## the reference run
## acc_cpu
module acc_cpu(
	input clk,
	input rst,
	output [7:0] imem_addr,
	input [15:0] imem_rdata,
	output reg dmem_req,
	output reg dmem_we,
	output reg [7:0] dmem_addr,
	output [7:0] dmem_wdata,
	input dmem_ack,
	input [7:0] dmem_rdata,
	input [7:0] in_data,
	input in_valid,
	output in_ready,
	output [7:0] out_data,
	output out_valid,
	input out_ready,
	output halted,
	output [7:0] acc,
	output flag_c,
	output flag_z,
	output flag_v
);
clock: 4.8 ns
lec_check: 0
abc_area: 1
cap_margin: 20
core_margin: 2
core_utilization: 72
cts_cluster_diameter: 70
place_density_lb_addon: 0.26
slew_margin: 20
run.sh (not shown) runs the stock make flow with config.mk's settings and CLKGATE_MAP_FILE=.
Input-level comparison between the trial run and the reference run:
==> flow/config.mk <==
export PLATFORM = sky130hd
export DESIGN_NAME = acc_cpu
export DESIGN_NICKNAME = acc_cpu
export VERILOG_FILES = /design/flow/design.v
export SDC_FILE = /design/flow/constraint.sdc
export NUM_CORES = 4
export LEC_CHECK = 0
export CAP_MARGIN = 20
export CORE_MARGIN = 2
export CORE_UTILIZATION = 64
export SLEW_MARGIN = 20
==> flow/constraint.sdc <==
create_clock -name core_clock -period 5.16 [get_ports {clk}]
set_input_delay 1.0320 -clock core_clock [delete_from_list [all_inputs] [get_ports {clk}]]
set_output_delay 1.0320 -clock core_clock [all_outputs]
set_load 0.01 [all_outputs]
==> comparison <==
Between the trial run and the reference run, it is the trial run whose global-route wire length before repair is lower, by about 10%.
[the trial run vs the reference run] yosys stat cell total: lower in the trial run
Summary of the trial run over the reference run: switching power went down by 230 µW; die area higher; number of cells produced by synthesis down 138; area of the synthesized netlist per yosys stat higher.
Non-clock buffer count in the final layout, the trial run vs the reference run: down by a little under 10%
On setup slack, the reference run loses to the trial run.
From the reference run to the trial run the numbers moved as follows: total number of cells along the worst setup path lost 8, clock tree buffer depth held.

========
Starting RTL as in the previous note.
clock: 4.66 ns
lec_check: 0
abc_area: 1
cap_margin: 20
core_margin: 2
core_utilization: 72
cts_cluster_diameter: 99
cts_cluster_size: 76
place_density_lb_addon: 0.28
slew_margin: 20
The starting point completed and failed the layout checks on setup timing.
Next try:
ABC_AREA = unset   (was 1)
CORE_UTILIZATION = 40   (was 72)
CTS_CLUSTER_DIAMETER = unset   (was 99)
CTS_CLUSTER_SIZE = unset   (was 76)
PLACE_DENSITY = 0.6   (was unset)
PLACE_DENSITY_LB_ADDON = unset   (was 0.28)
clock period = 3.78 ns   (was 4.66 ns; I/O delays follow)
The changed run ran to the end with violations: setup timing.
Area after synthesis came out higher by 3.8%.
Global-route usage shrinks by 27 points.
Total power is higher by 15%.
Final cell count falls by 3.4%.
Critical path depth drops by 1.
Die area rose by 83%.
Clock-buffer cell count falls by 3.
Non-clock buffer count rose by 21.
Hold slack gets worse by 6.7 ps.
Utilization is lower by 39 points.
Fmax went down by 2.5%.
Next try:
CORE_UTILIZATION = 70   (was 40)
CTS_CLUSTER_SIZE = 37   (was unset)
clock period = 2.14 ns   (was 3.78 ns; I/O delays follow)
What happened:
- This time the run aborted during global routing on GRT-0116
- area after synthesis stays the same
- synthesized cell count does not change
- die size falls by 42%
Next try:
CORE_UTILIZATION = 40   (was 70)
CTS_CLUSTER_SIZE = unset   (was 37)
clock period = 7.0 ns   (was 2.14 ns; I/O delays follow)
With this change the flow went through all stages and came out clean.
Area after synthesis is unchanged.
Die size goes up by well over a third.
Synthesized cell count is unchanged.

========
The RTL this note starts from:
==> flow/design.v <==
`timescale 1ns / 1ps
module mux_2x1_rtl(in_0, in_1, select, out);
	input	select;
	input in_0; 
	input in_1;
	output out;
	assign out = (in_0 && ~select) || (in_1 && select);
endmodule
`timescale 1ns / 1ps
module mux_4x1_behavioral(in_0, in_1, in_2, in_3, select, out);
	input in_0;
	input in_1;
	input in_2;
	input in_3;
	input [1:0] select;
	output out;
	reg out;
	always@(select, in_0, in_1, in_2, in_3)
	begin
		case(select)
			2'b00: out = in_0;
			2'b01: out = in_1;
			2'b10: out = in_2;
			2'b11: out = in_3;
		endcase
	end
endmodule
`timescale 1ns / 1ps
module bfa_gl(in_0, in_1, carry_in, result, carry_out);
	input in_0, in_1, carry_in;
	output result, carry_out;
	wire w_xor, w_and_0, w_and_1;
	xor X0(w_xor, in_0, in_1);
	xor X1(result, w_xor, carry_in);
	and A0(w_and_0, w_xor, carry_in);
	and A1(w_and_1, in_0, in_1);
	or O1(carry_out, w_and_0, w_and_1);
endmodule
`timescale 1ns / 1ps
module alu_bitslice(in_a, in_b, in_carry, in_control, out_carry, out_result);
	input in_a, in_b, in_carry;
	input [2:0] in_control;
	wire w_xor_b_c0, w_invert_a, w_and_a_b, w_or_a_b, w_sum, w_2x1;
	output out_result;
	output out_carry;
	xor (w_xor_b_c0, in_b, in_control[0]);
	or  (w_or_a_b, in_a, w_xor_b_c0);
	and (w_and_a_b, in_a, w_xor_b_c0);
	not (w_invert_a, in_a);
	bfa_gl bfa (in_a, w_xor_b_c0, in_carry, w_sum, out_carry);
	mux_2x1_rtl mux_2x1 (w_invert_a, w_xor_b_c0, in_control[0], w_2x1);
	mux_4x1_behavioral mux_4x1 (w_sum, w_or_a_b, w_and_a_b, w_2x1, in_control[2:1], out_result);
endmodule
`timescale 1ns / 1ps
module n_bit_alu(a_in, b_in, control_in, sum_out, carry_out, overflow_out, zero_out);
	parameter n = 8;
	input [7:0] a_in;
	input [7:0] b_in;
	input [2:0] control_in;
	output [7:0] sum_out; 
	output carry_out, overflow_out, zero_out;
	wire [8:0] carry;
	wire is_zero_out;
	and is_zero(is_zero_out, ~sum_out[0], ~sum_out[1], ~sum_out[2], ~sum_out[3], ~sum_out[4], ~sum_out[5], ~sum_out[6], ~sum_out[7]);
	genvar i;
	assign carry_out = carry[n];
	assign overflow_out = carry[n - 1] ^ carry[n];
	assign zero_out = is_zero_out;
	assign carry[0] = control_in[0];
	alu_bitslice adder(a_in[0], b_in[0], carry[0], control_in, carry[1], sum_out[0]); 
	generate 
		for (i = 1; i < n; i = i + 1)
			begin: aluBitGen
				alu_bitslice adder(a_in[i], b_in[i], carry[i], control_in, carry[i+1], sum_out[i]);
			end
	endgenerate
endmodule
`timescale 1ns / 1ps
module acc_cpu(
	input clk,
	input rst,
	output [7:0] imem_addr,
	input [15:0] imem_rdata,
	output reg dmem_req,
	output reg dmem_we,
	output reg [7:0] dmem_addr,
	output [7:0] dmem_wdata,
	input dmem_ack,
	input [7:0] dmem_rdata,
	input [7:0] in_data,
	input in_valid,
	output in_ready,
	output [7:0] out_data,
	output out_valid,
	input out_ready,
	output halted,
	output [7:0] acc,
	output flag_c,
	output flag_z,
	output flag_v
);
parameter S_F0 = 4'd0;    
parameter S_F1 = 4'd1;    
parameter S_DEC = 4'd2;   
parameter S_IND = 4'd3;   
parameter S_MEM = 4'd4;   
parameter S_EX = 4'd5;    
parameter S_ST = 4'd6;    
parameter S_MUL = 4'd7;   
parameter S_DIV = 4'd8;   
parameter S_DIVW = 4'd9;  
parameter S_IN = 4'd10;   
parameter S_OUT = 4'd11;  
parameter S_NX = 4'd12;   
parameter S_HLT = 4'd13;  
reg [3:0] state;
reg [7:0] pc, npc;
reg [15:0] ir;
reg [7:0] ACC;
reg C, Z, V;
reg [7:0] mdata;
reg [7:0] JSRaddrReg;
reg [7:0] InteruptAdrReg;
reg [3:0] HVPIReg;
reg [7:0] MULreg, MULreg2;
reg [7:0] DIVreg;
reg ev_ov, ev_bi, ev_ba;
wire [4:0] op = ir[15:11];
wire [2:0] mode = ir[10:8];
wire [7:0] imm = ir[7:0];
wire is_alu = (op[4:3] == 2'b00);
wire is_ld = (op == 5'b01000);
wire is_st = (op == 5'b01001);
wire is_shl = (op == 5'b01010);
wire is_shr = (op == 5'b01011);
wire is_in = (op == 5'b01100);
wire is_out = (op == 5'b01101);
wire is_hlt = (op == 5'b01110);
wire is_hv = (op == 5'b01111);
wire is_mul = (op == 5'b11000);
wire is_div = (op == 5'b11001);
wire is_br = (op == 5'b11010);
wire is_bz = (op == 5'b11011);
wire is_jsr = (op == 5'b11100);
wire is_rts = (op == 5'b11101);
wire is_rti = (op == 5'b11110);
wire is_bad = (op[4:3] == 2'b10) || (op == 5'b11111);
wire bad_mode = (is_alu || is_ld) && (mode > 3'd2);
reg [7:0] alu_b;
reg [2:0] alu_ctl;
wire [7:0] alu_out;
wire alu_c, alu_v, alu_z;
n_bit_alu ALU(ACC, alu_b, alu_ctl, alu_out, alu_c, alu_v, alu_z);
always @(*) begin
	alu_b = (mode == 3'd0) ? imm : mdata;
	alu_ctl = op[2:0];
	if (state == S_MUL) begin
		alu_b = MULreg2;
		alu_ctl = 3'b000;
	end else if (state == S_DIV) begin
		alu_b = imm;
		alu_ctl = 3'b001;
	end
end
wire ovf_en = (HVPIReg == 4'b0000) || HVPIReg[0];
wire bi_en = (HVPIReg == 4'b0000) || HVPIReg[1];
wire ba_en = (HVPIReg == 4'b0000) || HVPIReg[2];
assign imem_addr = pc;
assign dmem_wdata = ACC;
assign in_ready = (state == S_IN);
assign out_valid = (state == S_OUT);
assign out_data = ACC;
assign halted = (state == S_HLT);
assign acc = ACC;
assign flag_c = C;
assign flag_z = Z;
assign flag_v = V;
always @(posedge clk) begin
	if (rst) begin
		state <= S_F0;
		pc <= 8'd0;
		npc <= 8'd0;
		ir <= 16'd0;
		ACC <= 8'd0;
		C <= 1'b0;
		Z <= 1'b0;
		V <= 1'b0;
		mdata <= 8'd0;
		JSRaddrReg <= 8'd0;
		InteruptAdrReg <= 8'd0;
		HVPIReg <= 4'd0;
		MULreg <= 8'd0;
		MULreg2 <= 8'd0;
		DIVreg <= 8'd0;
		ev_ov <= 1'b0;
		ev_bi <= 1'b0;
		ev_ba <= 1'b0;
		dmem_req <= 1'b0;
		dmem_we <= 1'b0;
		dmem_addr <= 8'd0;
	end else begin
		case (state)
		S_F0: begin
			ev_ov <= 1'b0;
			ev_bi <= 1'b0;
			ev_ba <= 1'b0;
			state <= S_F1;
		end
		S_F1: begin
			ir <= imem_rdata;
			state <= S_DEC;
		end
		S_DEC: begin
			npc <= pc + 8'd1;
			if (bad_mode) begin
				ev_ba <= 1'b1;
				state <= S_NX;
			end else if (is_bad) begin
				ev_bi <= 1'b1;
				state <= S_NX;
			end else if ((is_alu || is_ld) && mode == 3'd1) begin
				dmem_req <= 1'b1;
				dmem_we <= 1'b0;
				dmem_addr <= imm;
				state <= S_MEM;
			end else if ((is_alu || is_ld) && mode == 3'd2) begin
				dmem_req <= 1'b1;
				dmem_we <= 1'b0;
				dmem_addr <= imm;
				state <= S_IND;
			end else if (is_alu || is_ld) begin
				state <= S_EX;
			end else if (is_st) begin
				dmem_req <= 1'b1;
				dmem_we <= 1'b1;
				dmem_addr <= imm;
				state <= S_ST;
			end else if (is_mul) begin
				MULreg <= imm;
				MULreg2 <= ACC;
				state <= S_MUL;
			end else if (is_div) begin
				if (imm == 8'd0) begin
					ACC <= 8'hff;
					state <= S_NX;
				end else begin
					DIVreg <= 8'd0;
					state <= S_DIV;
				end
			end else if (is_in) begin
				state <= S_IN;
			end else if (is_out) begin
				state <= S_OUT;
			end else if (is_hlt) begin
				state <= S_HLT;
			end else begin
				if (is_shl) ACC <= {ACC[6:0], 1'b0};
				if (is_shr) ACC <= {1'b0, ACC[7:1]};
				if (is_hv) HVPIReg <= imm[3:0];
				if (is_br || (is_bz && Z)) npc <= imm;
				if (is_jsr) begin
					JSRaddrReg <= pc + 8'd1;
					npc <= imm;
				end
				if (is_rts) npc <= JSRaddrReg;
				if (is_rti) npc <= InteruptAdrReg;
				state <= S_NX;
			end
		end
		S_IND: begin
			if (dmem_ack) begin
				dmem_req <= 1'b0;
				dmem_addr <= dmem_rdata;
				state <= S_MEM;
			end else if (!dmem_req) begin
				dmem_req <= 1'b1;
			end
		end
		S_MEM: begin
			if (dmem_ack) begin
				dmem_req <= 1'b0;
				mdata <= dmem_rdata;
				state <= S_EX;
			end else begin
				dmem_req <= 1'b1;
			end
		end
		S_EX: begin
			if (is_ld) begin
				ACC <= (mode == 3'd0) ? imm : mdata;
			end else begin
				ACC <= alu_out;
				C <= alu_c;
				Z <= alu_z;
				V <= alu_v;
				ev_ov <= alu_v;
			end
			state <= S_NX;
		end
		S_ST: begin
			if (dmem_ack) begin
				dmem_req <= 1'b0;
				dmem_we <= 1'b0;
				state <= S_NX;
			end
		end
		S_MUL: begin
			ACC <= alu_out;
			MULreg <= MULreg - 8'd1;
			if (MULreg == 8'd2) state <= S_NX;
		end
		S_DIV: begin
			if (alu_c) begin
				ACC <= alu_out;
				DIVreg <= DIVreg + 8'd1;
			end else begin
				state <= S_DIVW;
			end
		end
		S_DIVW: begin
			ACC <= DIVreg;
			state <= S_NX;
		end
		S_IN: begin
			if (in_valid) begin
				ACC <= in_data;
				state <= S_NX;
			end
		end
		S_OUT: begin
			if (out_ready) state <= S_NX;
		end
		S_NX: begin
			if (ev_ov && ovf_en) begin
				InteruptAdrReg <= npc;
				pc <= 8'd100;
			end else if (ev_bi && bi_en) begin
				InteruptAdrReg <= npc;
				pc <= 8'd110;
			end else if (ev_ba && ba_en) begin
				InteruptAdrReg <= npc;
				pc <= 8'd120;
			end else begin
				pc <= npc;
			end
			state <= S_F0;
		end
		S_HLT: begin
		end
		default: state <= S_F0;
		endcase
	end
end
endmodule
clock: 7.0 ns
lec_check: 0
abc_area: 0
cap_margin: 20
cell_pad_in_sites_global_placement: 0
core_aspect_ratio: 0.5
core_margin: 7
core_utilization: 47
cts_cluster_diameter: 273
cts_cluster_size: 100
hold_slack_margin: -0.03
place_density_lb_addon: 0.3
setup_slack_margin: -0.03
slew_margin: 20
tns_end_percent: 15
Next try:
==> flow/config.mk (replaced) <==
export PLATFORM = sky130hd
export DESIGN_NAME = acc_cpu
export DESIGN_NICKNAME = acc_cpu
export VERILOG_FILES = /design/flow/design.v
export SDC_FILE = /design/flow/constraint.sdc
export NUM_CORES = 4
export LEC_CHECK = 0
export CAP_MARGIN = 20
export CORE_ASPECT_RATIO = 0.5
export CORE_MARGIN = 2
export CORE_UTILIZATION = 58
export CTS_CLUSTER_DIAMETER = 204
export CTS_CLUSTER_SIZE = 99
export PLACE_DENSITY = 0.6
export SLEW_MARGIN = 20
export TNS_END_PERCENT = 10
The new run produced a clean layout.
Design area decreases by 0.91%.
Utilization increases by 12 points.
Worst setup slack is worse by 0.039 ns.
Next try:
==> flow/config.mk (replaced) <==
export PLATFORM = sky130hd
export DESIGN_NAME = acc_cpu
export DESIGN_NICKNAME = acc_cpu
export VERILOG_FILES = /design/flow/design.v
export SDC_FILE = /design/flow/constraint.sdc
export NUM_CORES = 4
export LEC_CHECK = 0
export ABC_AREA = 0
export CAP_MARGIN = 20
export CELL_PAD_IN_SITES_GLOBAL_PLACEMENT = 3
export CORE_ASPECT_RATIO = 0.5
export CORE_MARGIN = 2
export CORE_UTILIZATION = 40
export CTS_CLUSTER_DIAMETER = 273
export CTS_CLUSTER_SIZE = 100
export HOLD_SLACK_MARGIN = -0.03
export SLEW_MARGIN = 20
export TNS_END_PERCENT = 15
Outcome: The new run finished with timing, DRC and antenna clean; area after synthesis is unchanged; wire length increases by 13%; global-route usage came out lower by 7.1 points; hold slack hardly moves; final area rose by about 1.6%; clock skew is about the same; clock power went up by about 0.4%; combinational power climbs by about 7%; power went up by about 0.7%; sequential share of layout area went down by 0.43 points; setup slack gets better by 0.045 ns.
Next try:
==> flow/config.mk (replaced) <==
export PLATFORM = sky130hd
export DESIGN_NAME = acc_cpu
export DESIGN_NICKNAME = acc_cpu
export VERILOG_FILES = /design/flow/design.v
export SDC_FILE = /design/flow/constraint.sdc
export NUM_CORES = 4
export LEC_CHECK = 0
export CAP_MARGIN = 20
export CORE_ASPECT_RATIO = 0.5
export CORE_MARGIN = 2
export CORE_UTILIZATION = 67
export CTS_CLUSTER_DIAMETER = 204
export CTS_CLUSTER_SIZE = 99
export PLACE_DENSITY = 0.6
export SETUP_SLACK_MARGIN = -0.7
export SLEW_MARGIN = 35
export TNS_END_PERCENT = 10
Outcome:
- wire length decreases by about 13%
- clock-buffer cell count went down by 1
- clock skew hardly moves
- worst setup slack loses 0.058 ns
- clock power shrinks by about 6%
- hold slack stays flat
No activity file was given, so power comes from the tool's default toggle rates.
